==> flow/design.v <==
module ALU(
    input logic CLK,
    input logic RST,
    input logic ACT,
    input logic[3:0]  OP,
    input logic[1:0]  MOVI,
    input logic[31:0] REG_A,
    input logic[31:0] REG_B,
    input logic[31:0] MEM,
    input logic[31:0] IMM,
    output logic[31:0] DATA,
    output logic       RDY,
    output logic       VLD
);
    typedef enum logic [1:0] {
        INIT,
        FIRST_STAGE,
        MUL_FIRST_STAGE,
        MUL_SECOND_STAGE
    } state_type;
    state_type state_curr;
    state_type state_next;
    logic[31:0] operand_A;
    logic[31:0] operand_B;
    logic[31:0] norm_res;
    logic[31:0] norm_reg;
    logic[63:0] mult_res;
    logic       mult_req;
    always_comb begin
        case (state_curr)
            INIT:
                if (ACT) begin
                    if (mult_req)
                        state_next = MUL_FIRST_STAGE;
                    else
                        state_next = FIRST_STAGE;
                end else
                     state_next = INIT;
            FIRST_STAGE:      state_next = INIT;
            MUL_FIRST_STAGE:  state_next = MUL_SECOND_STAGE;
            MUL_SECOND_STAGE: state_next = INIT;
        endcase
    end
    always_ff @(posedge CLK) begin
        if (RST) begin
            state_curr  <= INIT;
        end else begin
            state_curr <= state_next;
            if (state_next == MUL_FIRST_STAGE)
                mult_res <= operand_A * operand_B;
            if (state_next == FIRST_STAGE)
                norm_reg <= norm_res;
        end
    end
    always_comb begin
        case (state_curr)
            INIT:             DATA = 32'b0;
            FIRST_STAGE:      DATA = norm_reg;
            MUL_FIRST_STAGE:  DATA = mult_res[31:0];
            MUL_SECOND_STAGE: DATA = mult_res[63:32];
        endcase
    end
    assign operand_A = REG_A;
    assign VLD = (state_curr != INIT) & ~RST;
    assign RDY = state_curr == INIT;
    always_comb begin
        case (MOVI)
            2'b00:   operand_B = REG_B;
            2'b01:   operand_B = MEM;
            2'b10:   operand_B = IMM;
            default: operand_B = '0;
        endcase
    end
    always_comb begin
        norm_res = 32'b0;
        mult_req = 0;
        if (RDY) begin
            case (OP)
                4'b0000: norm_res = operand_A + operand_B;             
                4'b0001: norm_res = operand_A - operand_B;             
                4'b0010: mult_req = 1;                                 
                4'b0011: norm_res = {1'b0, operand_B[31:1]};           
                4'b0100: norm_res = {operand_B[30:0], 1'b0};           
                4'b0101: norm_res = {operand_B[0], operand_B[31:1]};   
                4'b0110: norm_res = {operand_B[30:0], operand_B[31]};  
                4'b0111: norm_res = ~operand_B;                        
                4'b1000: norm_res = operand_A & operand_B;             
                4'b1001: norm_res = operand_A | operand_B;             
                4'b1010: norm_res = operand_A ^ operand_B;             
                4'b1011: norm_res = ~(operand_A & operand_B);          
                4'b1100: norm_res = ~(operand_A | operand_B);          
                4'b1101: norm_res = ~(operand_A ^ operand_B);          
                4'b1110: norm_res = operand_B + 1;                     
                4'b1111: norm_res = operand_B - 1;                     
            endcase
        end
    end
endmodule
==> flow/run.sh <==
#!/bin/bash
# the make line also repeats each setting of config.mk as NAME=value (left out here)
make -C /OpenROAD-flow-scripts/flow DESIGN_CONFIG=/design/flow/config.mk WORK_HOME=/design/flow/orfs CLKGATE_MAP_FILE= finish
==> flow/config.mk <==
export PLATFORM = sky130hd
export DESIGN_NAME = ALU
export DESIGN_NICKNAME = ALU
export VERILOG_FILES = /design/flow/design.v
export SDC_FILE = /design/flow/constraint.sdc
export NUM_CORES = 4
export LEC_CHECK = 0
export CAP_MARGIN = 20
export CORE_MARGIN = 2
export CORE_UTILIZATION = 65
export CTS_CLUSTER_SIZE = 51
export SETUP_SLACK_MARGIN = 0.72
export SLEW_MARGIN = 20
==> flow/constraint.sdc <==
create_clock -name core_clock -period 8.17 [get_ports {CLK}]
set_input_delay 1.6340 -clock core_clock [delete_from_list [all_inputs] [get_ports {CLK}]]
set_output_delay 1.6340 -clock core_clock [all_outputs]
set_load 0.01 [all_outputs]
==> results of run 1 <==
per-layer routing:
layer	overflow	GRT usage, %
met2	125	94.22
met1	18	80.44
met5	1	43.59
met3	16	66.49
met4	90	76.94
timing repair:
item	in CTS
cloned	9
endpoints found under the setup margin	51
pin swaps	226
setup buffers	117
resized	474
per-stage QoR:
stage	hold slack, ps	setup TNS [ps]	util (%)	cells
2_1_floorplan	598.2	-14990	-	5161
3_3_place_gp	755.6	-52800	78.67	6621
3_5_place_dp	778.9	-60660	78.67	6621
4_1_cts	792.3	-25260	83.76	6763
==> qor.txt, run 1 <==
post-placement setup slack -> -1687 ps
CTS root buf -> clkbuf_16
Stop stage -> global routing (5_1_grt)
xor/xnor share -> 2.820%
Yosys cell types -> 84
GR Util All Layers -> 79.78%
clock buffer depth -> 2
mux frac, synth -> 2.180%
dominant kind of combinational cell -> adder cells
GP Congestion -> 1.099
Post-Syn Area per Cell -> 8.484 um^2
Clock Sinks -> 98
Compound-Gate Fraction of Synth Area -> 11.08%
Error -> [ERROR GRT-0232] Routing congestion too high. Check the congestion heatmap in the GUI.
leading register cell type out of synthesis -> edfxtp_1
Post-synth EDFFs -> 96
Die ar. -> 0.06945 mm^2
number of H-tree levels -> 3
Yosys top cell by instances -> inv_1
ys cells -> 5,161
Post-Syn Instances -> 5,161
Synth Warn # -> 1
Yosys Chip Area -> 0.04378 mm^2
post-synthesis async set-or-reset flop share -> 0%
Boundary Pins -> 171
status -> stopped before the end
Core ar. -> 0.06692 mm^2
Yosys top cell by area -> fa_1
Adder Share, Synth -> 52.21%
CTS Buf Count -> 9
DP Area -> 0.05265 mm^2
post-synthesis net count -> 6,587
and+or+nand+nor area frac -> 13.92%
Hold-fix buffers, CTS -> 0
IO Port Bufs -> 170
Area leader share -> 41.01%
die width -> 263.5 um
synthesized cell area -> 0.04378 mm^2
top cells by area, synth -> fa_1 41%, ha_1 11%, inv_1 8.2%
row count -> 95
fp_density -> 65.43%
synth cell count leaders -> 955 x inv_1, 897 x fa_1, 745 x nor2_1, 575 x nand2_1, 392 x ha_1
global route overflow -> 250
Registers, synthesis -> 98
hpwl dp -> 152,300 um
register share after synthesis -> 6.675%
Die Y -> 263.5 um
==> run 2, diff against run 1 <==
Settings changed: ABC_AREA from default to 0, CAP_MARGIN 20 to 10, CELL_PAD_IN_SITES_DETAIL_PLACEMENT from default to 2, CELL_PAD_IN_SITES_GLOBAL_PLACEMENT from default to 1, CORE_ASPECT_RATIO from default to 1.06, CORE_UTILIZATION 65 to 40, CTS_CLUSTER_DIAMETER from default to 394, CTS_CLUSTER_SIZE 51 to 85, GPL_ROUTABILITY_DRIVEN from default to 0, GPL_TIMING_DRIVEN from default to 1, MAX_ROUTING_LAYER from default to met4, MIN_ROUTING_LAYER from default to met2, PLACE_DENSITY_LB_ADDON from default to 0.15, SETUP_SLACK_MARGIN 0.72 to 1.04, SLEW_MARGIN 20 to 40, TNS_END_PERCENT from default to 40.
Clock period 8.17 ns to 8.32 ns, I/O delays scaled along.
==> qor.txt, run 2 <==
Stop stage -> global routing (5_1_grt)
row count -> 124 (+31%)
Synth Warn # -> 1 (unchanged)
synthesized cell area -> 0.04378 mm^2 (unchanged)
ys cells -> 5,161 (unchanged)
CTS Buf Count -> 9 (unchanged)
Post-Syn Area per Cell -> 8.484 um^2 (unchanged)
Post-synth EDFFs -> 96 (unchanged)
number of H-tree levels -> 3 (unchanged)
post-synthesis async set-or-reset flop share -> 0% (unchanged)
Adder Share, Synth -> 52.21% (unchanged)
fp_density -> 40.49% (-25 points)
Die Y -> 344.6 um (+31%)
and+or+nand+nor area frac -> 13.92% (unchanged)
Compound-Gate Fraction of Synth Area -> 11.08% (unchanged)
Yosys top cell by area -> fa_1
global route overflow -> 5,766
status -> stopped before the end
synth cell count leaders -> 955 x inv_1, 897 x fa_1, 745 x nor2_1, 575 x nand2_1, 392 x ha_1
xor/xnor share -> 2.820% (unchanged)
Core ar. -> 0.1081 mm^2 (+62%)
top cells by area, synth -> fa_1 41%, ha_1 11%, inv_1 8.2%
Yosys cell types -> 84 (unchanged)
Area leader share -> 41.01% (unchanged)
CTS root buf -> clkbuf_16
Registers, synthesis -> 98 (unchanged)
Placed Cells -> 7,204 (+8.8%)
Hold-fix buffers, CTS -> 0 (unchanged)
Yosys top cell by instances -> inv_1
Yosys Chip Area -> 0.04378 mm^2 (unchanged)
leading register cell type out of synthesis -> edfxtp_1
dominant kind of combinational cell -> adder cells
mux frac, synth -> 2.180% (unchanged)
Error -> [ERROR GRT-0116] Global routing finished with congestion. Check the congestion regions in the DRC Viewer.
IO Port Bufs -> 170 (unchanged)
GR Util All Layers -> 105.5%
hpwl dp -> 225,800 um (+48%)
die width -> 325.4 um (+23%)
Clock Sinks -> 98 (unchanged)
clock buffer depth -> 2 (unchanged)
Post-Syn Instances -> 5,161 (unchanged)
post-synthesis net count -> 6,587 (unchanged)
Die ar. -> 0.1121 mm^2 (+61%)
Boundary Pins -> 171 (unchanged)
register share after synthesis -> 6.675% (unchanged)
## run 2: stage by stage
step / instance area (um^2) / worst slack (ps)
CTS: 57100 / -1125
detailed placement: 53290 / -2596
global placement: 53230 / -1870
floorplan: 44980 / -713.5
## run 2: layer usage
metal | global-route usage (%) | overflow
met3 | 109.7 | 2792
met4 | 99.96 | 966
met5 | - | -
met2 | 104.8 | 2008
met1 | - | -
## run 2: what timing repair did
| item | in CTS |
|---|---|
| pin swaps | 257 |
| endpoints found under the setup margin | 60 |
| setup buffers | 114 |
| gates resized | 635 |
| gates cloned | 9 |
==> run 3, diff against run 2 <==
Settings changed: CAP_MARGIN 10 to 20, CELL_PAD_IN_SITES_DETAIL_PLACEMENT 2 to default, CELL_PAD_IN_SITES_GLOBAL_PLACEMENT 1 to default, CORE_ASPECT_RATIO 1.06 to default, CORE_UTILIZATION 40 to 71, CTS_CLUSTER_DIAMETER 394 to 371, CTS_CLUSTER_SIZE 85 to 59, GPL_ROUTABILITY_DRIVEN 0 to default, MIN_ROUTING_LAYER met2 to default, PLACE_DENSITY_LB_ADDON 0.15 to 0.21, SETUP_SLACK_MARGIN 1.04 to default, SLEW_MARGIN 40 to 20.
Clock period 8.32 ns to 9.46 ns, I/O delays scaled along.
==> qor.txt, run 3 <==
status -> stopped before the end
Stop stage -> global routing (5_1_grt)
Error -> [ERROR GRT-0116] Global routing finished with congestion. Check the congestion regions in the DRC Viewer.
Area leader share -> 41.01% (unchanged)
Post-synth EDFFs -> 96 (unchanged)
synthesized cell area -> 0.04378 mm^2 (unchanged)
Yosys Chip Area -> 0.04378 mm^2 (unchanged)
Adder Share, Synth -> 52.21% (unchanged)
fp_density -> 71.34% (+31 points)
row count -> 91 (-27%)
GR Util All Layers -> 76.32%
Boundary Pins -> 171 (unchanged)
Die ar. -> 0.06367 mm^2 (-43%)
dominant kind of combinational cell -> adder cells
and+or+nand+nor area frac -> 13.92% (unchanged)
mux frac, synth -> 2.180% (unchanged)
xor/xnor share -> 2.820% (unchanged)
CTS Buf Count -> 9 (unchanged)
clock buffer depth -> 2 (unchanged)
leading register cell type out of synthesis -> edfxtp_1
hpwl dp -> 154,500 um (-32%)
IO Port Bufs -> 170 (unchanged)
ys cells -> 5,161 (unchanged)
Post-Syn Area per Cell -> 8.484 um^2 (unchanged)
number of H-tree levels -> 3 (unchanged)
Registers, synthesis -> 98 (unchanged)
Compound-Gate Fraction of Synth Area -> 11.08% (unchanged)
Yosys top cell by area -> fa_1
CTS root buf -> clkbuf_16
Clock Sinks -> 98 (unchanged)
top cells by area, synth -> fa_1 41%, ha_1 11%, inv_1 8.2%
die width -> 252.3 um (-22%)
global route overflow -> 227
Synth Warn # -> 1 (unchanged)
post-synthesis async set-or-reset flop share -> 0% (unchanged)
Hold-fix buffers, CTS -> 0 (unchanged)
Post-Syn Instances -> 5,161 (unchanged)
Yosys top cell by instances -> inv_1
synth cell count leaders -> 955 x inv_1, 897 x fa_1, 745 x nor2_1, 575 x nand2_1, 392 x ha_1
register share after synthesis -> 6.675% (unchanged)
Yosys cell types -> 84 (unchanged)
Die Y -> 252.3 um (-27%)
post-synthesis net count -> 6,587 (unchanged)
Core ar. -> 0.06137 mm^2 (-43%)
GP Congestion -> 1.126
post-placement setup slack -> -1240 ps (+1356 ps)
run 3: metrics by stage:
| stage | instances | area, um^2 | util, % | TNS (ps) |
|---|---|---|---|---|
| 2_1_floorplan | 5161 | 43960 | - | -52.70 |
| 3_3_place_gp | 6438 | 51000 | 83.10 | -18550 |
| 3_5_place_dp | 6438 | 51000 | 83.10 | -27510 |
| 4_1_cts | 6503 | 52530 | 85.60 | -116.0 |
run 3: what timing repair did:
| action | in CTS |
|---|---|
| buffers inserted | 46 |
| cloned | 4 |
| setup endpoints to repair | 31 |
| gates resized | 205 |
| pin swaps | 104 |
run 3: routing by layer:
| layer | GRT overflow | GRT usage [%] |
|---|---|---|
| met3 | 14 | 55.31 |
| met1 | 9 | 77.89 |
| met5 | - | - |
| met4 | 83 | 72.04 |
| met2 | 121 | 92.60 |
==> run 4, diff against run 3 <==
Settings changed: CAP_MARGIN 20 to 0, CTS_CLUSTER_SIZE 59 to 44, SLEW_MARGIN 20 to 40.
Clock period 9.46 ns to 9.39 ns, I/O delays scaled along.
==> qor.txt, run 4 <==
Yosys Chip Area -> 0.04378 mm^2 (unchanged)
Yosys top cell by area -> fa_1
CTS root buf -> clkbuf_16
synthesized cell area -> 0.04378 mm^2 (unchanged)
Clock Sinks -> 98 (unchanged)
GR Util All Layers -> 80.65%
and+or+nand+nor area frac -> 13.92% (unchanged)
status -> stopped before the end
post-placement setup slack -> -1513 ps (-273.0 ps)
Post-Syn Area per Cell -> 8.484 um^2 (unchanged)
post-synthesis net count -> 6,587 (unchanged)
register share after synthesis -> 6.675% (unchanged)
fp_density -> 71.34% (unchanged)
hpwl dp -> 158,700 um (+2.7%)
Boundary Pins -> 171 (unchanged)
leading register cell type out of synthesis -> edfxtp_1
ys cells -> 5,161 (unchanged)
global route overflow -> 569
synth cell count leaders -> 955 x inv_1, 897 x fa_1, 745 x nor2_1, 575 x nand2_1, 392 x ha_1
Area leader share -> 41.01% (unchanged)
post-synthesis async set-or-reset flop share -> 0% (unchanged)
Error -> [ERROR GRT-0116] Global routing finished with congestion. Check the congestion regions in the DRC Viewer.
Die ar. -> 0.06367 mm^2 (unchanged)
mux frac, synth -> 2.180% (unchanged)
Yosys cell types -> 84 (unchanged)
Registers, synthesis -> 98 (unchanged)
Yosys top cell by instances -> inv_1
Stop stage -> global routing (5_1_grt)
Core ar. -> 0.06137 mm^2 (unchanged)
Compound-Gate Fraction of Synth Area -> 11.08% (unchanged)
row count -> 91 (unchanged)
GP Congestion -> 1.123 (-0.26%)
clock buffer depth -> 2 (unchanged)
xor/xnor share -> 2.820% (unchanged)
IO Port Bufs -> 170 (unchanged)
top cells by area, synth -> fa_1 41%, ha_1 11%, inv_1 8.2%
Post-synth EDFFs -> 96 (unchanged)
Hold-fix buffers, CTS -> 0 (unchanged)
Adder Share, Synth -> 52.21% (unchanged)
CTS Buf Count -> 9 (unchanged)
Placed Cells -> 6,497 (+0.92%)
dominant kind of combinational cell -> adder cells
Synth Warn # -> 1 (unchanged)
Post-Syn Instances -> 5,161 (unchanged)
Die Y -> 252.3 um (unchanged)
number of H-tree levels -> 3 (unchanged)
die width -> 252.3 um (unchanged)
## run 4: what timing repair did
item / CTS
endpoints found under the hold margin: 0
pin swaps: 141
endpoints found under the setup margin: 38
cloned: 5
gates resized: 277
setup buffers: 60
## run 4: stage by stage
| stage | cell area (um^2) | hold WS, ps |
|---|---|---|
| 2_1_floorplan | 44070 | 598.2 |
| 3_3_place_gp | 51430 | 737.3 |
| 3_5_place_dp | 51470 | 775.1 |
| 4_1_cts | 53290 | 783.4 |
## run 4: metal layers
layer	GRT overflow	GRT usage [%]
met5	-	-
met4	146	79.70
met3	23	61.66
met2	371	96.72
met1	29	79.67
==> run 5, diff against run 4 <==
Settings changed: ABC_AREA 0 to 1, CAP_MARGIN 0 to 20, CORE_ASPECT_RATIO from default to 0.5, CORE_MARGIN 2 to 6, CORE_UTILIZATION 71 to 58, CTS_CLUSTER_DIAMETER 371 to 153, CTS_CLUSTER_SIZE 44 to 97, GPL_TIMING_DRIVEN 1 to default, MAX_ROUTING_LAYER met4 to default, PLACE_DENSITY from default to 0.43, PLACE_DENSITY_LB_ADDON 0.21 to default, SLEW_MARGIN 40 to 20, TNS_END_PERCENT 40 to 5.
Clock period 9.39 ns to 10.5 ns, I/O delays scaled along.
==> qor.txt, run 5 <==
maxcap violations -> 0
initial antenna violation count -> 10
Synth Warn # -> 1 (unchanged)
worst-margin pin slew -> 1229 ps
Nets -> 8,028
Worst-path clk slew -> 70 ps
clock buffer depth -> 2 (unchanged)
worst setup path start -> MOVI[1]
Tool Warnings -> 92
DRT iter0 DRCs -> 6,215
Logic cell area -> 0.03654 mm^2
worst r2r src -> state_curr[1]
post-synthesis async set-or-reset flop share -> 0% (unchanged)
Post-Syn Instances -> 6,541 (+27%)
global route overflow -> 0
worst hold start -> state_curr[1]
Slew headroom -> 18.06%
Placed Cells -> 7,676 (+18%)
xor/xnor share -> 1.420% (-1.4 points)
top cells by area, synth -> fa_1 38%, inv_1 14%, nand2_1 14%
Fin. Hold Viols -> 0
CP most frequent cell -> fa_1
CP peak stage delay -> 610 ps
Registers, synthesis -> 98 (unchanged)
synthesized cell area -> 0.04748 mm^2 (+8.4%)
Fmax achieved -> 97.43 MHz
area growth from synthesis to layout -> 7.884%
mux frac, synth -> 0% (-2.2 points)
Post-synth EDFFs -> 96 (unchanged)
Core ar. -> 0.08019 mm^2 (+31%)
register area -> 0.002923 mm^2
Post-Route WL -> 191,000 um
crit path DRT -> 10,600 ps
crit-path max FO -> 16
number of H-tree levels -> 3 (unchanged)
critical path endpoint category -> flip-flop
DRC -> 0
Finish-stage setup viols -> 0
post-route ant nets -> 0
IO Port Bufs -> 170 (unchanged)
Clock Skews -> 11.82 ps
Compound-Gate Fraction of Synth Area -> 6.975% (-4.1 points)
DR vias -> 44,740
post-synthesis net count -> 7,967 (+21%)
CTS root buf -> clkbuf_16
Die ar. -> 0.08929 mm^2 (+40%)
Yosys top cell by area -> fa_1
Die Y -> 214.3 um (-15%)
CTS tree -> done
Yosys top cell by instances -> inv_1
Final Max Tran Viols -> 0
Reg2Reg Depth -> 5
non-filler instance count after layout -> 7,695
die width -> 416.6 um (+65%)
fp_density -> 59.21% (-12 points)
largest net degree at the start of global routing -> 65
Worst Path Arrival -> 10,360 ps
and+or+nand+nor area frac -> 20.24% (+6.3 points)
register share after synthesis -> 6.156% (-0.52 points)
Boundary Pins -> 171 (unchanged)
Clock Sinks -> 98 (unchanged)
RR Endpoint -> mult_res[61]
fillers -> 7,062
per-cell routed wire length -> 24.82 um
CP max stage cell -> o211ai_4
Post-Syn Area per Cell -> 7.259 um^2 (-14%)
RSZ-0062 raised after global routing -> false
kind of critical path -> input pin to flip-flop
Hold Crit Endpoint -> state_curr[0]
synth cell count leaders -> 1,807 x inv_1, 1,748 x nand2_1, 897 x fa_1, 392 x ha_1, 320 x nor2_1
Final period util -> 97.75%
row count -> 73 (-20%)
dominant kind of combinational cell -> adder cells
Critical Path Source Type -> input pin
final setup TNS -> 0 ps
hold path depth -> 2
vias in the first global route -> 46,280
Min Clock Period, post-route -> 10,260 ps
min-delay worst type -> flip-flop to flip-flop
Yosys Chip Area -> 0.04748 mm^2 (+8.4%)
Hold WS -> 621.2 ps
Yosys cell types -> 56 (-33%)
Area leader share -> 37.82% (-3.2 points)
Vias per Instance -> 5.815
R2R setup slack -> 7870 ps
GP Congestion -> 1.108 (-1.4%)
Initial DRT Pass Iterations -> 9
CTS Buf Count -> 9 (unchanged)
ys cells -> 6,541 (+27%)
Adder Share, Synth -> 48.15% (-4.1 points)
clock latency on the worst-skew pair -> 360 ps
status -> complete, no violations
leading register cell type out of synthesis -> edfxtp_1
Top Family by Delay on Critical Path -> adder cells
hpwl dp -> 157,000 um (-1.1%)
Hold-fix buffers, CTS -> 0 (unchanged)
WP buf/inv -> 8
CP Depth -> 26
global-route wire length before repair -> 282,800 um
Setup crit end -> mult_res[36]
GR Util All Layers -> 41.94%
run 5: per-stage QoR:
step / area, um^2 / setup WS (ps) / utilization, %
after floorplan: 47480 / 1525 / -
after global placement: 50890 / 45.34 / 63.46
after detailed placement: 50890 / 25.87 / 63.46
after CTS: 51190 / 385.2 / 63.83
after global routing: 51220 / 1.826 / 63.87
final: 51230 / 236.3 / 63.88
run 5: timing repair:
item	CTS	global route
setup endpoints to repair	0	4
buffers inserted	0	0
gates resized	0	1
endpoints found under the hold margin	0	0
run 5: final cells by class:
class / instances / area share (%)
Timing Repair Buffer: 331 / 6.236
Multi-Input combinational cell: 4324 / 71.34
Sequential cell: 98 / 5.706
Inverter: 1838 / 13.47
Clock buffer: 9 / 0.4397
Antenna cell: 2 / 0.009770
Clock inverter: 6 / 0.1466
Tap cell: 1087 / 2.655
run 5: per-layer routing:
| layer | track usage, % | part of all wire [%] | vias to the layer above | routed length [um] |
|---|---|---|---|---|
| li1 | - | - | 19200 | - |
| met1 | 55.56 | 37 | 21540 | 71560 |
| met2 | 58.97 | 40 | 3381 | 75970 |
| met3 | 22.28 | 19 | 610 | 35470 |
| met4 | 13.49 | 4.0 | 16 | 7563 |
| met5 | 1.148 | 0.21 | - | 405 |
==> run 6, diff against run 5 <==
Settings changed: CORE_ASPECT_RATIO 0.5 to default, CORE_MARGIN 6 to 2, CORE_UTILIZATION 58 to 64, CTS_CLUSTER_DIAMETER 153 to 287, CTS_CLUSTER_SIZE 97 to 98, PLACE_DENSITY 0.43 to 0.35.
Clock period 10.5 ns to 7.21 ns, I/O delays scaled along.
==> qor.txt, run 6 <==
final setup margin -> -1746 ps (-1982 ps)
Reg2Reg Depth -> 5 (unchanged)
DP Area -> 0.05559 mm^2 (+9.2%)
CP max stage cell -> fa_1
Logic cell area -> 0.03768 mm^2 (+3.1%)
initial antenna violation count -> 3 (-7)
Final Max Tran Viols -> 0 (unchanged)
Compound-Gate Fraction of Synth Area -> 6.975% (unchanged)
IO Port Bufs -> 170 (unchanged)
Hold WS -> 592.0 ps (-29.17 ps)
global route overflow -> 0 (unchanged)
GR Util All Layers -> 48.83% (+6.9 points)
Finish-stage setup viols -> 55 (+55)
hpwl dp -> 153,100 um (-2.5%)
leading register cell type out of synthesis -> edfxtp_1
Setup crit end -> mult_res[60]
Fin. Hold Viols -> 0 (unchanged)
crit-path max FO -> 11 (-5)
worst r2r src -> state_curr[1]
Fmax achieved -> 111.7 MHz
synth cell count leaders -> 1,807 x inv_1, 1,748 x nand2_1, 897 x fa_1, 392 x ha_1, 320 x nor2_1
per-cell routed wire length -> 22.77 um (-8.2%)
Nets -> 8,547 (+6.5%)
Post-Syn Area per Cell -> 7.259 um^2 (unchanged)
Worst-path clk slew -> 80 ps (about the same)
post-synthesis net count -> 7,967 (unchanged)
min-delay worst type -> flip-flop to flip-flop
Yosys top cell by instances -> inv_1
DRC -> 0 (unchanged)
Worst Path Arrival -> 9080 ps (-1280 ps)
Clock Skews -> 5.068 ps (-6.751 ps)
synthesized cell area -> 0.04748 mm^2 (unchanged)
DR vias -> 46,850 (+4.7%)
Min Clock Period, post-route -> 8956 ps
status -> complete, but fails checks
Boundary Pins -> 171 (unchanged)
Tool Warnings -> 95 (+3.3%)
CTS root buf -> clkbuf_16
GP Congestion -> 1.075 (-2.9%)
fillers -> 5,170 (-27%)
post-route ant nets -> 0 (unchanged)
area growth from synthesis to layout -> 19.74%
Finished Cell Area -> 0.05686 mm^2 (+11%)
maxcap violations -> 0 (unchanged)
Die Y -> 276.4 um (+29%)
CTS Buf Count -> 9 (unchanged)
global-route wire length before repair -> 281,700 um (-0.41%)
CP Depth -> 34 (+31%)
WP buf/inv -> 15 (+7)
Registers, synthesis -> 98 (unchanged)
Final period util -> 124.2% (+26 points)
Hold Crit Endpoint -> state_curr[1]
worst hold start -> state_curr[1]
Clock Sinks -> 98 (unchanged)
clock latency on the worst-skew pair -> 360 ps (about the same)
Core ar. -> 0.07321 mm^2 (-8.7%)
Critical Path Source Type -> input pin
vias in the first global route -> 49,430 (+6.8%)
worst-margin pin slew -> 1300 ps (+70.53 ps)
Area leader share -> 37.82% (unchanged)
RSZ-0062 raised after global routing -> true
Die ar. -> 0.07639 mm^2 (-14%)
CP peak stage delay -> 590 ps (-20 ps)
critical path endpoint category -> flip-flop
top cells by area, synth -> fa_1 38%, inv_1 14%, nand2_1 14%
Post-synth EDFFs -> 96 (unchanged)
kind of critical path -> input pin to flip-flop
Vias per Instance -> 5.793 (-0.38%)
clock buffer depth -> 2 (unchanged)
R2R setup slack -> 4670 ps (-3200 ps)
register area -> 0.002923 mm^2 (unchanged)
Yosys cell types -> 56 (unchanged)
fp_density -> 64.86% (+5.7 points)
ys cells -> 6,541 (unchanged)
die width -> 276.4 um (-34%)
xor/xnor share -> 1.420% (unchanged)
CTS tree -> done
Top Family by Delay on Critical Path -> adder cells
worst setup path start -> MOVI[0]
Synth Warn # -> 1 (unchanged)
dominant kind of combinational cell -> adder cells
Slew headroom -> 13.04% (-5.0 points)
and+or+nand+nor area frac -> 20.24% (unchanged)
Violated Checks -> negative setup slack
Adder Share, Synth -> 48.15% (unchanged)
DRT iter0 DRCs -> 5,706 (-8.2%)
mux frac, synth -> 0% (unchanged)
Yosys Chip Area -> 0.04748 mm^2 (unchanged)
row count -> 99 (+36%)
Initial DRT Pass Iterations -> 9 (unchanged)
hold path depth -> 2 (unchanged)
RR Endpoint -> mult_res[26]
number of H-tree levels -> 3 (unchanged)
largest net degree at the start of global routing -> 34 (-48%)
Post-Syn Instances -> 6,541 (unchanged)
Yosys top cell by area -> fa_1
crit path DRT -> 7330 ps (-3270 ps)
CP most frequent cell -> fa_1
Post-Route WL -> 184,200 um (-3.6%)
register share after synthesis -> 6.156% (unchanged)
post-synthesis async set-or-reset flop share -> 0% (unchanged)
## run 6: layout make-up
cell class                      instances  share of cell area (%)
Inverter                             1838                   12.22
Timing Repair Buffer                  851                   13.76
Clock inverter                          7                 0.09683
Sequential cell                        98                   5.141
Multi-Input combinational cell       4323                   66.27
Tap cell                              959                   2.110
Clock buffer                            9                  0.3961
Antenna cell                            3                 0.01320
## run 6: timing repair
item | CTS | global route
setup buffers | 3 | 7
hold buffers | 0 | 0
pin swaps | 32 | 33
gates resized | 119 | 112
hold endpoints to repair | 0 | 0
setup endpoints to repair | 56 | 56
## run 6: metal layers
layer	up-vias	part of all wire, %	track usage, %
li1	20240	-	-
met1	22240	34	58.38
met2	3292	43	75.13
met3	1074	12	12.47
met4	2	10	39.32
met5	-	0.0043	0
## run 6: per-stage QoR
| stage | worst slack (ps) | TNS [ps] | cells | utilization, % |
|---|---|---|---|---|
| final | -1746 | -78260 | 8088 | 77.67 |
| after global routing | -1852 | -89890 | 8085 | 77.66 |
| after CTS | -1551 | -74230 | 8078 | 76.95 |
| after detailed placement | -2166 | -104830 | 8059 | 75.94 |
| after global placement | -2085 | -100740 | 8058 | 75.91 |
| after floorplan | -619.1 | -23330 | 6541 | - |
==> run 7, diff against run 6 <==
Settings changed: ABC_AREA 1 to default, CORE_UTILIZATION 64 to 60, CTS_CLUSTER_DIAMETER 287 to default, CTS_CLUSTER_SIZE 98 to 84, HOLD_SLACK_MARGIN from default to -0.08, MAX_ROUTING_LAYER from default to met4, PLACE_DENSITY 0.35 to default, SETUP_SLACK_MARGIN from default to 1.67, TNS_END_PERCENT 5 to 40.
Clock period 7.21 ns to 5.71 ns, I/O delays scaled along.
==> qor.txt, run 7 <==
Setup crit end -> mult_res[43]
CTS Buf Count -> 9 (unchanged)
final setup margin -> -3177 ps (-1431 ps)
final setup TNS -> -147,420 ps (-69,150 ps)
crit-path max FO -> 5 (-6)
Fmax achieved -> 112.5 MHz
Fin. Hold Viols -> 0 (unchanged)
ys cells -> 5,161 (-21%)
fillers -> 4,478 (-13%)
crit path DRT -> 5840 ps (-1490 ps)
kind of critical path -> input pin to flip-flop
Reg2Reg Depth -> 7 (+2)
Top Family by Delay on Critical Path -> adder cells
Tool Warnings -> 95 (unchanged)
post-synthesis net count -> 6,587 (-17%)
xor/xnor share -> 2.820% (+1.4 points)
status -> complete, but fails checks
global route overflow -> 0 (unchanged)
Yosys top cell by area -> fa_1
Vias per Instance -> 6.299 (+8.7%)
Hold Crit Endpoint -> state_curr[0]
die width -> 274.1 um (-0.81%)
Registers, synthesis -> 98 (unchanged)
Clock Skews -> 7.852 ps (+2.784 ps)
largest net degree at the start of global routing -> 69 (+100%)
vias in the first global route -> 45,370 (-8.2%)
leading register cell type out of synthesis -> edfxtp_1
register share after synthesis -> 6.675% (+0.52 points)
CP Depth -> 34 (unchanged)
Hold WS -> 822.1 ps (+230.1 ps)
area growth from synthesis to layout -> 34.75%
maxcap violations -> 0 (unchanged)
Violated Checks -> negative setup slack
CP most frequent cell -> fa_1
Finish-stage setup viols -> 61 (+11%)
Boundary Pins -> 171 (unchanged)
top cells by area, synth -> fa_1 41%, ha_1 11%, inv_1 8.2%
R2R setup slack -> 2960 ps (-1710 ps)
GP Congestion -> 1.081 (+0.56%)
worst-margin pin slew -> 1039 ps (-260.3 ps)
CP peak stage delay -> 610 ps (+20 ps)
DR vias -> 44,600 (-4.8%)
dominant kind of combinational cell -> adder cells
CTS root buf -> clkbuf_16
Area leader share -> 41.01% (+3.2 points)
CP max stage cell -> fa_1
row count -> 99 (unchanged)
mux frac, synth -> 2.180% (+2.2 points)
Compound-Gate Fraction of Synth Area -> 11.08% (+4.1 points)
Clock Sinks -> 98 (unchanged)
worst setup path start -> MOVI[0]
fp_density -> 60.32% (-4.5 points)
Post-synth EDFFs -> 96 (unchanged)
DP Area -> 0.05419 mm^2 (-2.5%)
CTS tree -> done
clock latency on the worst-skew pair -> 370 ps (about the same)
synthesized cell area -> 0.04378 mm^2 (-7.8%)
Synth Warn # -> 1 (unchanged)
global-route wire length before repair -> 277,300 um (-1.5%)
Die ar. -> 0.07515 mm^2 (-1.6%)
post-synthesis async set-or-reset flop share -> 0% (unchanged)
Initial DRT Pass Iterations -> 8 (-1)
Post-Route WL -> 200,300 um (+8.8%)
hpwl dp -> 152,100 um (-0.59%)
critical path endpoint category -> flip-flop
per-cell routed wire length -> 28.29 um (+24%)
Slew headroom -> 30.46% (+17 points)
min-delay worst type -> flip-flop to flip-flop
and+or+nand+nor area frac -> 13.92% (-6.3 points)
Post-Syn Area per Cell -> 8.484 um^2 (+17%)
initial antenna violation count -> 22 (+19)
post-route ant nets -> 0 (unchanged)
Die Y -> 274.1 um (-0.81%)
Final Max Tran Viols -> 0 (unchanged)
clock buffer depth -> 2 (unchanged)
WP buf/inv -> 13 (-2)
DRC -> 0 (unchanged)
Yosys Chip Area -> 0.04378 mm^2 (-7.8%)
Yosys top cell by instances -> inv_1
Hold-fix buffers, CTS -> 0 (unchanged)
RR Endpoint -> mult_res[11]
DRT iter0 DRCs -> 5,644 (-1.1%)
Finished Cell Area -> 0.05900 mm^2 (+3.8%)
Min Clock Period, post-route -> 8887 ps
Critical Path Source Type -> input pin
hold path depth -> 4 (+2)
worst hold start -> state_curr[0]
number of H-tree levels -> 3 (unchanged)
Core ar. -> 0.07259 mm^2 (-0.85%)
Adder Share, Synth -> 52.21% (+4.1 points)
Worst-path clk slew -> 70 ps (about the same)
worst r2r src -> state_curr[0]
GR Util All Layers -> 52.19% (+3.4 points)
IO Port Bufs -> 170 (unchanged)
synth cell count leaders -> 955 x inv_1, 897 x fa_1, 745 x nor2_1, 575 x nand2_1, 392 x ha_1
Final period util -> 155.6% (+31 points)
Post-Syn Instances -> 5,161 (-21%)
RSZ-0062 raised after global routing -> true
Yosys cell types -> 84 (+50%)
Nets -> 7,520 (-12%)
Worst Path Arrival -> 9010 ps (-70 ps)
[run 7: final cells by class]
cell class              instances  area, um^2  area share [%]
multi-input cells            3769       39100           66.28
diodes                         23       57.56         0.09755
repair inverters                5       56.30         0.09543
clock buffers                  10       229.0          0.3881
inverters                     978        3862           6.546
flip-flops and latches         98        2923           4.954
repair buffers               1233       11490           19.48
clock inverters                 6       73.82          0.1251
well taps                     959        1200           2.034
[run 7: metal layers]
| metal | vias up | wire (um) | global-route usage [%] |
|---|---|---|---|
| met1 | 21680 | 64010 | 60.34 |
| li1 | 18010 | - | - |
| met3 | 1360 | 25880 | 13.40 |
| met4 | 0 | 24460 | 44.95 |
| met2 | 3552 | 85980 | 75.72 |
| met5 | - | 0 | - |
[run 7: what timing repair did]
action                     in CTS  in global routing
pin swaps                     165                149
gates cloned                    4                 12
buffers inserted               98                 50
resized                       361                328
setup endpoints to repair      90                 90
[run 7: stage by stage]
step | util, % | setup WS, ps | std cells
2_1_floorplan | - | -2801 | 5161
3_3_place_gp | 74.65 | -3626 | 6877
3_5_place_dp | 74.65 | -3772 | 6877
4_1_cts | 78.46 | -2954 | 6995
5_1_grt | 81.27 | -3286 | 7078
6_report | 81.28 | -3177 | 7081
==> run 8, diff against run 7 <==
Settings changed: CORE_UTILIZATION 60 to 45, CTS_CLUSTER_DIAMETER from default to 209, CTS_CLUSTER_SIZE 84 to 98, HOLD_SLACK_MARGIN -0.08 to default, MAX_ROUTING_LAYER met4 to default, PLACE_DENSITY from default to 0.42, SETUP_SLACK_MARGIN 1.67 to default, TNS_END_PERCENT 40 to 10.
Clock period 5.71 ns to 10.5 ns, I/O delays scaled along.
==> qor.txt, run 8 <==
critical path endpoint category -> flip-flop
CTS Buf Count -> 9 (unchanged)
Yosys top cell by area -> fa_1
Yosys cell types -> 84 (unchanged)
Synth Warn # -> 1 (unchanged)
worst r2r src -> state_curr[1]
Nets -> 6,967 (-7.4%)
DRC -> 0 (unchanged)
RR Endpoint -> mult_res[7]
leading register cell type out of synthesis -> edfxtp_1
global route overflow -> 0 (unchanged)
CTS tree -> done
and+or+nand+nor area frac -> 13.92% (unchanged)
GP Congestion -> 1.017 (-5.9%)
kind of critical path -> input pin to flip-flop
Slew headroom -> 15.70% (-15 points)
min-delay worst type -> flip-flop to flip-flop
Post-Route WL -> 189,700 um (-5.3%)
synthesized cell area -> 0.04378 mm^2 (unchanged)
Fin. Hold Viols -> 0 (unchanged)
Initial DRT Pass Iterations -> 14 (+6)
DRT iter0 DRCs -> 3,739 (-34%)
maxcap violations -> 0 (unchanged)
CP Depth -> 30 (-12%)
per-cell routed wire length -> 27.78 um (-1.8%)
Core ar. -> 0.09657 mm^2 (+33%)
clock latency on the worst-skew pair -> 360 ps (about the same)
hpwl dp -> 159,900 um (+5.1%)
top cells by area, synth -> fa_1 41%, ha_1 11%, inv_1 8.2%
die width -> 315.9 um (+15%)
Area leader share -> 41.01% (unchanged)
R2R setup slack -> 7100 ps (+4140 ps)
Top Family by Delay on Critical Path -> adder cells
Worst Path Arrival -> 10,400 ps (+1390 ps)
hold path depth -> 3 (-1)
crit path DRT -> 10,670 ps (+4830 ps)
worst-margin pin slew -> 1255 ps (+215.6 ps)
number of H-tree levels -> 3 (unchanged)
CTS root buf -> clkbuf_16
Post-Syn Area per Cell -> 8.484 um^2 (unchanged)
post-synthesis net count -> 6,587 (unchanged)
Post-synth EDFFs -> 96 (unchanged)
clock buffer depth -> 2 (unchanged)
Worst-path clk slew -> 70 ps (about the same)
initial antenna violation count -> 14 (-36%)
Registers, synthesis -> 98 (unchanged)
fp_density -> 45.34% (-15 points)
Critical Path Source Type -> input pin
Post-Syn Instances -> 5,161 (unchanged)
Reg2Reg Depth -> 5 (-2)
Adder Share, Synth -> 52.21% (unchanged)
Clock Sinks -> 98 (unchanged)
CP max stage cell -> fa_1
Hold Crit Endpoint -> state_curr[0]
Min Clock Period, post-route -> 10,230 ps
Boundary Pins -> 171 (unchanged)
global-route wire length before repair -> 274,800 um (-0.93%)
row count -> 114 (+15%)
CP most frequent cell -> fa_1
mux frac, synth -> 2.180% (unchanged)
largest net degree at the start of global routing -> 60 (-13%)
vias in the first global route -> 39,410 (-13%)
Yosys top cell by instances -> inv_1
area growth from synthesis to layout -> 16.48%
Die ar. -> 0.09981 mm^2 (+33%)
dominant kind of combinational cell -> adder cells
Fmax achieved -> 97.77 MHz
Vias per Instance -> 5.723 (-9.1%)
Hold-fix buffers, CTS -> 0 (unchanged)
Finish-stage setup viols -> 0 (-100%)
worst setup path start -> MEM[12]
ys cells -> 5,161 (unchanged)
register share after synthesis -> 6.675% (unchanged)
DR vias -> 39,080 (-12%)
synth cell count leaders -> 955 x inv_1, 897 x fa_1, 745 x nor2_1, 575 x nand2_1, 392 x ha_1
WP buf/inv -> 8 (-5)
post-route ant nets -> 0 (unchanged)
Die Y -> 315.9 um (+15%)
worst hold start -> state_curr[1]
Hold WS -> 778.9 ps (-43.17 ps)
post-synthesis async set-or-reset flop share -> 0% (unchanged)
crit-path max FO -> 8 (+3)
Setup crit end -> mult_res[57]
Tool Warnings -> 92 (-3.2%)
GR Util All Layers -> 38.53% (-14 points)
Clock Skews -> 6.161 ps (-1.691 ps)
status -> complete, no violations
xor/xnor share -> 2.820% (unchanged)
Final Max Tran Viols -> 0 (unchanged)
CP peak stage delay -> 590 ps (-20 ps)
Compound-Gate Fraction of Synth Area -> 11.08% (unchanged)
Final period util -> 97.41% (-58 points)
IO Port Bufs -> 170 (unchanged)
Yosys Chip Area -> 0.04378 mm^2 (unchanged)
RSZ-0062 raised after global routing -> false
-- run 8: layout make-up --
| type | count | area, um^2 |
|---|---|---|
| fillers | 9353 | 45560 |
| multi-input cells | 3769 | 36170 |
| repair buffers | 685 | 6346 |
| inverters | 978 | 3671 |
| flip-flops and latches | 98 | 2923 |
| well taps | 1276 | 1597 |
| clock buffers | 9 | 225.2 |
| clock inverters | 7 | 58.81 |
| diodes | 6 | 15.01 |
-- run 8: what timing repair did --
action / 4_1_cts / 5_1_grt
endpoints found under the setup margin: 0 / 1
gates resized: 0 / 0
buffers inserted: 0 / 1
hold endpoints to repair: 0 / 0
-- run 8: routing by layer --
layer	wire length [um]	track usage (%)	part of all wire [%]
met2	86200	60.92	45
met3	13210	4.736	7.0
met5	27	0	0.014
met1	75690	50.79	40
met4	14540	23.36	7.7
-- run 8: through the flow --
| stage | util, % | TNS (ps) | area [um^2] | instances | worst slack, ps |
|---|---|---|---|---|---|
| floorplan | - | 0 | 43790 | 5161 | 11.69 |
| global placement | 52.47 | 0 | 50670 | 6804 | 11.73 |
| detailed placement | 52.50 | -303.6 | 50690 | 6805 | -141.3 |
| CTS | 52.79 | 0 | 50980 | 6821 | 219.1 |
| global route | 52.80 | 0 | 50990 | 6823 | 4.113 |
| finish | 52.82 | 0 | 51000 | 6828 | 271.7 |
==> run 9, diff against run 8 <==
Settings changed: CORE_UTILIZATION 45 to 61, CTS_CLUSTER_DIAMETER 209 to default, CTS_CLUSTER_SIZE 98 to 63, PLACE_DENSITY 0.42 to default, SETUP_SLACK_MARGIN from default to -0.61, TNS_END_PERCENT 10 to default.
Clock period 10.5 ns to 6.13 ns, I/O delays scaled along.
==> qor.txt, run 9 <==
non-filler instance count after layout -> 6,871 (+0.63%)
Fmax achieved -> 112.9 MHz
clock latency on the worst-skew pair -> 370 ps (about the same)
Compound-Gate Fraction of Synth Area -> 11.08% (unchanged)
Area leader share -> 41.01% (unchanged)
CTS root buf -> clkbuf_16
synthesized cell area -> 0.04378 mm^2 (unchanged)
and+or+nand+nor area frac -> 13.92% (unchanged)
Synth Warn # -> 1 (unchanged)
CP max stage cell -> fa_2
hpwl dp -> 150,300 um (-6.0%)
kind of critical path -> input pin to flip-flop
post-synthesis net count -> 6,587 (unchanged)
Core ar. -> 0.07124 mm^2 (-26%)
Clock Skews -> 7.705 ps (+1.545 ps)
Boundary Pins -> 171 (unchanged)
vias in the first global route -> 43,430 (+10%)
die width -> 271.9 um (-14%)
Adder Share, Synth -> 52.21% (unchanged)
Post-Syn Instances -> 5,161 (unchanged)
Die ar. -> 0.07394 mm^2 (-26%)
Post-synth EDFFs -> 96 (unchanged)
post-route ant nets -> 0 (unchanged)
Yosys cell types -> 84 (unchanged)
Post-Route WL -> 184,100 um (-3.0%)
Critical Path Source Type -> input pin
crit path DRT -> 6260 ps (-4410 ps)
xor/xnor share -> 2.820% (unchanged)
Tool Warnings -> 95 (+3.3%)
Die Y -> 271.9 um (-14%)
Yosys top cell by area -> fa_1
worst-margin pin slew -> 1146 ps (-109.2 ps)
Placed Cells -> 6,813 (+0.12%)
worst hold start -> state_curr[1]
Vias per Instance -> 6.195 (+8.2%)
Nets -> 7,336 (+5.3%)
IO Port Bufs -> 170 (unchanged)
per-cell routed wire length -> 26.79 um (-3.6%)
status -> complete, but fails checks
CP Depth -> 29 (-3.3%)
largest net degree at the start of global routing -> 60 (unchanged)
Final period util -> 144.5% (+47 points)
Final Max Tran Viols -> 0 (unchanged)
CP peak stage delay -> 640 ps (+50 ps)
crit-path max FO -> 3 (-5)
Post-Syn Area per Cell -> 8.484 um^2 (unchanged)
RSZ-0062 raised after global routing -> true
critical path endpoint category -> flip-flop
Initial DRT Pass Iterations -> 9 (-5)
RR Endpoint -> mult_res[0]
global-route wire length before repair -> 268,700 um (-2.2%)
row count -> 98 (-14%)
dominant kind of combinational cell -> adder cells
R2R setup slack -> 3190 ps (-3910 ps)
fp_density -> 61.46% (+16 points)
Hold Crit Endpoint -> state_curr[0]
Fin. Hold Viols -> 0 (unchanged)
Registers, synthesis -> 98 (unchanged)
Worst Path Arrival -> 8990 ps (-1410 ps)
worst r2r src -> state_curr[0]
hold path depth -> 3 (unchanged)
clock buffer depth -> 2 (unchanged)
synth cell count leaders -> 955 x inv_1, 897 x fa_1, 745 x nor2_1, 575 x nand2_1, 392 x ha_1
Top Family by Delay on Critical Path -> adder cells
Finish-stage setup viols -> 65 (+65)
worst setup path start -> REG_B[11]
Slew headroom -> 23.03% (+7.3 points)
Violated Checks -> negative setup slack
DRT iter0 DRCs -> 5,025 (+34%)
Min Clock Period, post-route -> 8859 ps
WP buf/inv -> 10 (+2)
Worst-path clk slew -> 70 ps (about the same)
Setup crit end -> mult_res[52]
global route overflow -> 0 (unchanged)
number of H-tree levels -> 3 (unchanged)
register share after synthesis -> 6.675% (unchanged)
maxcap violations -> 0 (unchanged)
DR vias -> 42,570 (+8.9%)
post-synthesis async set-or-reset flop share -> 0% (unchanged)
CTS Buf Count -> 9 (unchanged)
top cells by area, synth -> fa_1 41%, ha_1 11%, inv_1 8.2%
Yosys top cell by instances -> inv_1
area growth from synthesis to layout -> 26.58%
initial antenna violation count -> 16 (+2)
GP Congestion -> 1.068 (+5.0%)
DRC -> 0 (unchanged)
Yosys Chip Area -> 0.04378 mm^2 (unchanged)
CTS tree -> done
GR Util All Layers -> 49.86% (+11 points)
Hold WS -> 823.4 ps (+44.50 ps)
ys cells -> 5,161 (unchanged)
leading register cell type out of synthesis -> edfxtp_1
final setup margin -> -2729 ps (-3001 ps)
min-delay worst type -> flip-flop to flip-flop
mux frac, synth -> 2.180% (unchanged)
Reg2Reg Depth -> 6 (+1)
Clock Sinks -> 98 (unchanged)
CP most frequent cell -> fa_1
[run 9: metrics by stage]
stage,setup WS (ps),area [um^2],TNS [ps],util [%]
finish,-2729,55420,-119100,77.79
detailed placement,-3274,53690,-156830,75.36
CTS,-2602,54870,-112110,77.02
global placement,-3138,53690,-150380,75.36
global route,-2902,55410,-130420,77.77
floorplan,-2465,45220,-95360,-
[run 9: what timing repair did]
action                     in CTS  in global routing
buffers inserted               30                 17
resized                       137                 79
setup endpoints to repair      57                 59
hold buffers                    0                  0
pin swaps                      62                 45
cloned                          0                  2
[run 9: cell type report]
cell class | instances | area (um^2)
flip-flops and latches | 98 | 2923
repair buffers | 1054 | 9552
multi-input cells | 3769 | 37670
fillers | 4798 | 15820
clock buffers | 9 | 225.2
inverters | 978 | 3777
clock inverters | 6 | 67.56
diodes | 7 | 17.52
well taps | 950 | 1189
[run 9: per-layer routing]
layer | vias up | global-route usage (%) | wire (um)
li1 | 17620 | - | -
met1 | 20870 | 61.30 | 61930
met2 | 3145 | 74.51 | 79030
met3 | 929 | 11.60 | 22210
met4 | 10 | 42.81 | 20830
met5 | - | 0 | 59
==> run 10, diff against run 9 <==
Settings changed: ABC_AREA from default to 1, CAP_MARGIN 20 to 35, CELL_PAD_IN_SITES_DETAIL_PLACEMENT from default to 1, CORE_ASPECT_RATIO from default to 0.94, CORE_UTILIZATION 61 to 40, CTS_CLUSTER_SIZE 63 to default, GPL_TIMING_DRIVEN from default to 1, SETUP_SLACK_MARGIN -0.61 to default.
Clock period 6.13 ns to 10.5 ns, I/O delays scaled along.
==> qor.txt, run 10 <==
Post-Route WL -> 201,500 um (+9.5%)
Worst Path Arrival -> 10,280 ps (+1290 ps)
Vias per Instance -> 5.384 (-13%)
worst hold start -> state_curr[1]
fp_density -> 40.34% (-21 points)
CTS root buf -> clkbuf_16
die width -> 359.4 um (+32%)
Final Max Tran Viols -> 0 (unchanged)
Slew headroom -> 32.74% (+9.7 points)
per-cell routed wire length -> 24.64 um (-8.0%)
Worst-path clk slew -> 80 ps (about the same)
Post-Syn Area per Cell -> 7.259 um^2 (-14%)
dominant kind of combinational cell -> adder cells
CTS Buf Count -> 9 (unchanged)
crit path DRT -> 10,590 ps (+4330 ps)
post-CTS setup buffers -> 0 (-100%)
Fin. Hold Viols -> 0 (unchanged)
CP Depth -> 32 (+10%)
Core ar. -> 0.1177 mm^2 (+65%)
worst r2r src -> state_curr[1]
leading register cell type out of synthesis -> edfxtp_1
Die Y -> 338.0 um (+24%)
maxcap violations -> 0 (unchanged)
post-synthesis net count -> 7,967 (+21%)
global-route wire length before repair -> 303,500 um (+13%)
Reg2Reg Depth -> 6 (unchanged)
DR vias -> 44,030 (+3.4%)
post-placement setup slack -> 41.45 ps (+3315 ps)
post-synthesis async set-or-reset flop share -> 0% (unchanged)
Yosys top cell by instances -> inv_1
Initial DRT Pass Iterations -> 6 (-3)
kind of critical path -> input pin to flip-flop
Final period util -> 97.11% (-47 points)
Post-synth EDFFs -> 96 (unchanged)
Yosys Chip Area -> 0.04748 mm^2 (+8.4%)
Yosys top cell by area -> fa_1
critical path endpoint category -> flip-flop
final setup TNS -> 0 ps (+119,100 ps)
CTS tree -> done
and+or+nand+nor area frac -> 20.24% (+6.3 points)
initial antenna violation count -> 4 (-12)
Registers, synthesis -> 98 (unchanged)
IO Port Bufs -> 170 (unchanged)
ys cells -> 6,541 (+27%)
min-delay worst type -> flip-flop to flip-flop
Area leader share -> 37.82% (-3.2 points)
Finish-stage setup viols -> 0 (-100%)
Boundary Pins -> 171 (unchanged)
clock latency on the worst-skew pair -> 360 ps (about the same)
R2R setup slack -> 7960 ps (+4770 ps)
non-filler instance count after layout -> 8,177 (+19%)
GP Congestion -> 1.049 (-1.8%)
RSZ-0062 raised after global routing -> false
RR Endpoint -> mult_res[36]
Setup crit end -> mult_res[44]
synth cell count leaders -> 1,807 x inv_1, 1,748 x nand2_1, 897 x fa_1, 392 x ha_1, 320 x nor2_1
DRT iter0 DRCs -> 3,773 (-25%)
DRC -> 0 (unchanged)
Compound-Gate Fraction of Synth Area -> 6.975% (-4.1 points)
WP buf/inv -> 12 (+2)
Clock Skews -> 9.423 ps (+1.718 ps)
synthesized cell area -> 0.04748 mm^2 (+8.4%)
Top Family by Delay on Critical Path -> adder cells
Yosys cell types -> 56 (-33%)
Fmax achieved -> 98.07 MHz
GR Util All Layers -> 33.47% (-16 points)
CP peak stage delay -> 610 ps (-30 ps)
mux frac, synth -> 0% (-2.2 points)
Nets -> 8,046 (+9.7%)
fillers -> 14,780 (+210%)
Placed Cells -> 8,149 (+20%)
Clock Sinks -> 98 (unchanged)
worst-margin pin slew -> 1009 ps (-136.8 ps)
hpwl dp -> 167,700 um (+12%)
top cells by area, synth -> fa_1 38%, inv_1 14%, nand2_1 14%
global route overflow -> 0 (unchanged)
largest net degree at the start of global routing -> 65 (+8.3%)
post-route ant nets -> 0 (unchanged)
worst setup path start -> MOVI[0]
Logic cell area -> 0.03655 mm^2 (-3.0%)
Tool Warnings -> 90 (-5.3%)
Hold Crit Endpoint -> state_curr[1]
Hold WS -> 596.1 ps (-227.4 ps)
Min Clock Period, post-route -> 10,200 ps
hold path depth -> 2 (-1)
register area -> 0.002923 mm^2 (unchanged)
Die ar. -> 0.1215 mm^2 (+64%)
Adder Share, Synth -> 48.15% (-4.1 points)
Post-Syn Instances -> 6,541 (+27%)
crit-path max FO -> 35 (+32)
clock buffer depth -> 2 (unchanged)
final setup margin -> 303.5 ps (+3032 ps)
Critical Path Source Type -> input pin
CP max stage cell -> clkdlybuf4s50_1
xor/xnor share -> 1.420% (-1.4 points)
number of H-tree levels -> 3 (unchanged)
vias in the first global route -> 49,070 (+13%)
row count -> 122 (+24%)
Synth Warn # -> 1 (unchanged)
register share after synthesis -> 6.156% (-0.52 points)
status -> complete, no violations
area growth from synthesis to layout -> 9.739%
-- run 10: cell type report --
| type | instances | share of cell area (%) |
|---|---|---|
| inverter | 1838 | 13.25 |
| sequential | 98 | 5.609 |
| multi-input combinational | 4323 | 70.14 |
| antenna | 2 | 0.009605 |
| timing repair buffer | 350 | 6.635 |
| clock inverter | 6 | 0.1801 |
| tap | 1550 | 3.722 |
| clock buffer | 10 | 0.4586 |
-- run 10: routing by layer --
metal	vias to the layer above	global-route usage, %	wire length, um
li1	19230	-	-
met4	2	19.63	13920
met1	22490	41.78	79940
met2	1804	55.70	92920
met3	497	4.666	14730
met5	-	0	7
-- run 10: repair_timing --
action	in CTS	in global routing
resized	0	10
hold buffers	0	0
endpoints found under the setup margin	0	12
-- run 10: per-stage QoR --
step	utilization (%)	instance area [um^2]
after floorplan	-	47480
after global placement	43.71	51440
after detailed placement	43.78	51530
after CTS	44.07	51860
after global routing	44.27	52100
final	44.27	52110
==> run 11, diff against run 10 <==
Settings changed: ABC_AREA 1 to default, CAP_MARGIN 35 to 0, CELL_PAD_IN_SITES_DETAIL_PLACEMENT 1 to default, CORE_ASPECT_RATIO 0.94 to default, CORE_UTILIZATION 40 to 69, CTS_CLUSTER_SIZE from default to 46, GPL_TIMING_DRIVEN 1 to default, HOLD_SLACK_MARGIN from default to 0.3, SETUP_SLACK_MARGIN from default to -0.28, TNS_END_PERCENT from default to 40.
Clock period 10.5 ns to 8.67 ns, I/O delays scaled along.
==> qor.txt, run 11 <==
row count -> 92 (-25%)
Die ar. -> 0.06549 mm^2 (-46%)
Stop stage -> global routing (5_1_grt)
fp_density -> 69.66% (+29 points)
synthesized cell area -> 0.04378 mm^2 (-7.8%)
xor/xnor share -> 2.820% (+1.4 points)
top cells by area, synth -> fa_1 41%, ha_1 11%, inv_1 8.2%
Error -> [ERROR GRT-0116] Global routing finished with congestion. Check the congestion regions in the DRC Viewer.
Adder Share, Synth -> 52.21% (+4.1 points)
hpwl dp -> 159,500 um (-4.9%)
clock buffer depth -> 2 (unchanged)
Boundary Pins -> 171 (unchanged)
CTS Buf Count -> 9 (unchanged)
status -> stopped before the end
Hold-fix buffers, CTS -> 0 (unchanged)
register share after synthesis -> 6.675% (+0.52 points)
mux frac, synth -> 2.180% (+2.2 points)
Yosys top cell by area -> fa_1
number of H-tree levels -> 3 (unchanged)
Compound-Gate Fraction of Synth Area -> 11.08% (+4.1 points)
Die Y -> 255.9 um (-24%)
Area leader share -> 41.01% (+3.2 points)
and+or+nand+nor area frac -> 13.92% (-6.3 points)
Yosys cell types -> 84 (+50%)
Post-Syn Area per Cell -> 8.484 um^2 (+17%)
Clock Sinks -> 98 (unchanged)
Post-Syn Instances -> 5,161 (-21%)
leading register cell type out of synthesis -> edfxtp_1
Yosys Chip Area -> 0.04378 mm^2 (-7.8%)
synth cell count leaders -> 955 x inv_1, 897 x fa_1, 745 x nor2_1, 575 x nand2_1, 392 x ha_1
die width -> 255.9 um (-29%)
Registers, synthesis -> 98 (unchanged)
ys cells -> 5,161 (-21%)
dominant kind of combinational cell -> adder cells
post-synthesis async set-or-reset flop share -> 0% (unchanged)
Core ar. -> 0.06285 mm^2 (-47%)
CTS root buf -> clkbuf_16
post-synthesis net count -> 6,587 (-17%)
Post-synth EDFFs -> 96 (unchanged)
IO Port Bufs -> 170 (unchanged)
GR Util All Layers -> 68.69%
Yosys top cell by instances -> inv_1
global route overflow -> 131
GP Congestion -> 1.099 (+4.8%)
Synth Warn # -> 1 (unchanged)
post-placement setup slack -> -1305 ps (-1346 ps)
DP Area -> 0.05196 mm^2 (+0.84%)
[run 11: metal layers]
metal / global-route usage, % / overflow
met5: 13.52 / 0
met1: 71.75 / 4
met4: 66.44 / 75
met3: 44.78 / 1
met2: 90.25 / 51
[run 11: through the flow]
step                instances
floorplan                5161
global placement         6542
detailed placement       6542
CTS                      6583
[run 11: timing repair]
| item | 4_1_cts |
|---|---|
| resized | 91 |
| setup endpoints to repair | 38 |
| gates cloned | 2 |
| buffers inserted | 24 |
| pin swaps | 21 |
==> run 12, diff against run 11 <==
Settings changed: CAP_MARGIN 0 to 20, CORE_UTILIZATION 69 to 67, CTS_CLUSTER_SIZE 46 to 63, SETUP_SLACK_MARGIN -0.28 to -0.61, TNS_END_PERCENT 40 to default.
Clock period 8.67 ns to 7.53 ns, I/O delays scaled along.
==> qor.txt, run 12 <==
status -> stopped before the end
Hold-fix buffers, CTS -> 0 (unchanged)
Area leader share -> 41.01% (unchanged)
Post-Syn Area per Cell -> 8.484 um^2 (unchanged)
Error -> [ERROR GRT-0232] Routing congestion too high. Check the congestion heatmap in the GUI.
Compound-Gate Fraction of Synth Area -> 11.08% (unchanged)
Yosys cell types -> 84 (unchanged)
Stop stage -> global routing (5_1_grt)
row count -> 93 (+1.1%)
DP Area -> 0.05250 mm^2 (+1.0%)
Yosys Chip Area -> 0.04378 mm^2 (unchanged)
number of H-tree levels -> 3 (unchanged)
post-synthesis async set-or-reset flop share -> 0% (unchanged)
post-synthesis net count -> 6,587 (unchanged)
global route overflow -> 18
CTS root buf -> clkbuf_16
synth cell count leaders -> 955 x inv_1, 897 x fa_1, 745 x nor2_1, 575 x nand2_1, 392 x ha_1
Core ar. -> 0.06458 mm^2 (+2.8%)
Die ar. -> 0.06741 mm^2 (+2.9%)
Registers, synthesis -> 98 (unchanged)
Yosys top cell by area -> fa_1
ys cells -> 5,161 (unchanged)
Post-synth EDFFs -> 96 (unchanged)
top cells by area, synth -> fa_1 41%, ha_1 11%, inv_1 8.2%
Yosys top cell by instances -> inv_1
Adder Share, Synth -> 52.21% (unchanged)
GR Util All Layers -> 70.37%
clock buffer depth -> 2 (unchanged)
dominant kind of combinational cell -> adder cells
die width -> 259.6 um (+1.5%)
xor/xnor share -> 2.820% (unchanged)
Die Y -> 259.6 um (+1.5%)
hpwl dp -> 157,500 um (-1.3%)
CTS Buf Count -> 9 (unchanged)
IO Port Bufs -> 170 (unchanged)
Clock Sinks -> 98 (unchanged)
register share after synthesis -> 6.675% (unchanged)
Post-Syn Instances -> 5,161 (unchanged)
and+or+nand+nor area frac -> 13.92% (unchanged)
fp_density -> 67.80% (-1.9 points)
post-placement setup slack -> -2096 ps (-791.8 ps)
Boundary Pins -> 171 (unchanged)
leading register cell type out of synthesis -> edfxtp_1
GP Congestion -> 1.080 (-1.8%)
synthesized cell area -> 0.04378 mm^2 (unchanged)
mux frac, synth -> 2.180% (unchanged)
Synth Warn # -> 1 (unchanged)
## run 12: layer usage
layer	GRT usage [%]	overflow
met1	72.47	1
met4	70.35	12
met5	24.50	0
met2	90.21	5
met3	47.49	0
## run 12: through the flow
stage	cells	utilization, %
3_5_place_dp	6602	81.30
3_3_place_gp	6602	81.30
4_1_cts	6639	83.35
2_1_floorplan	5161	-
## run 12: timing repair
action,in CTS
setup endpoints to repair,47
buffers inserted,30
gates cloned,4
pin swaps,57
resized,181
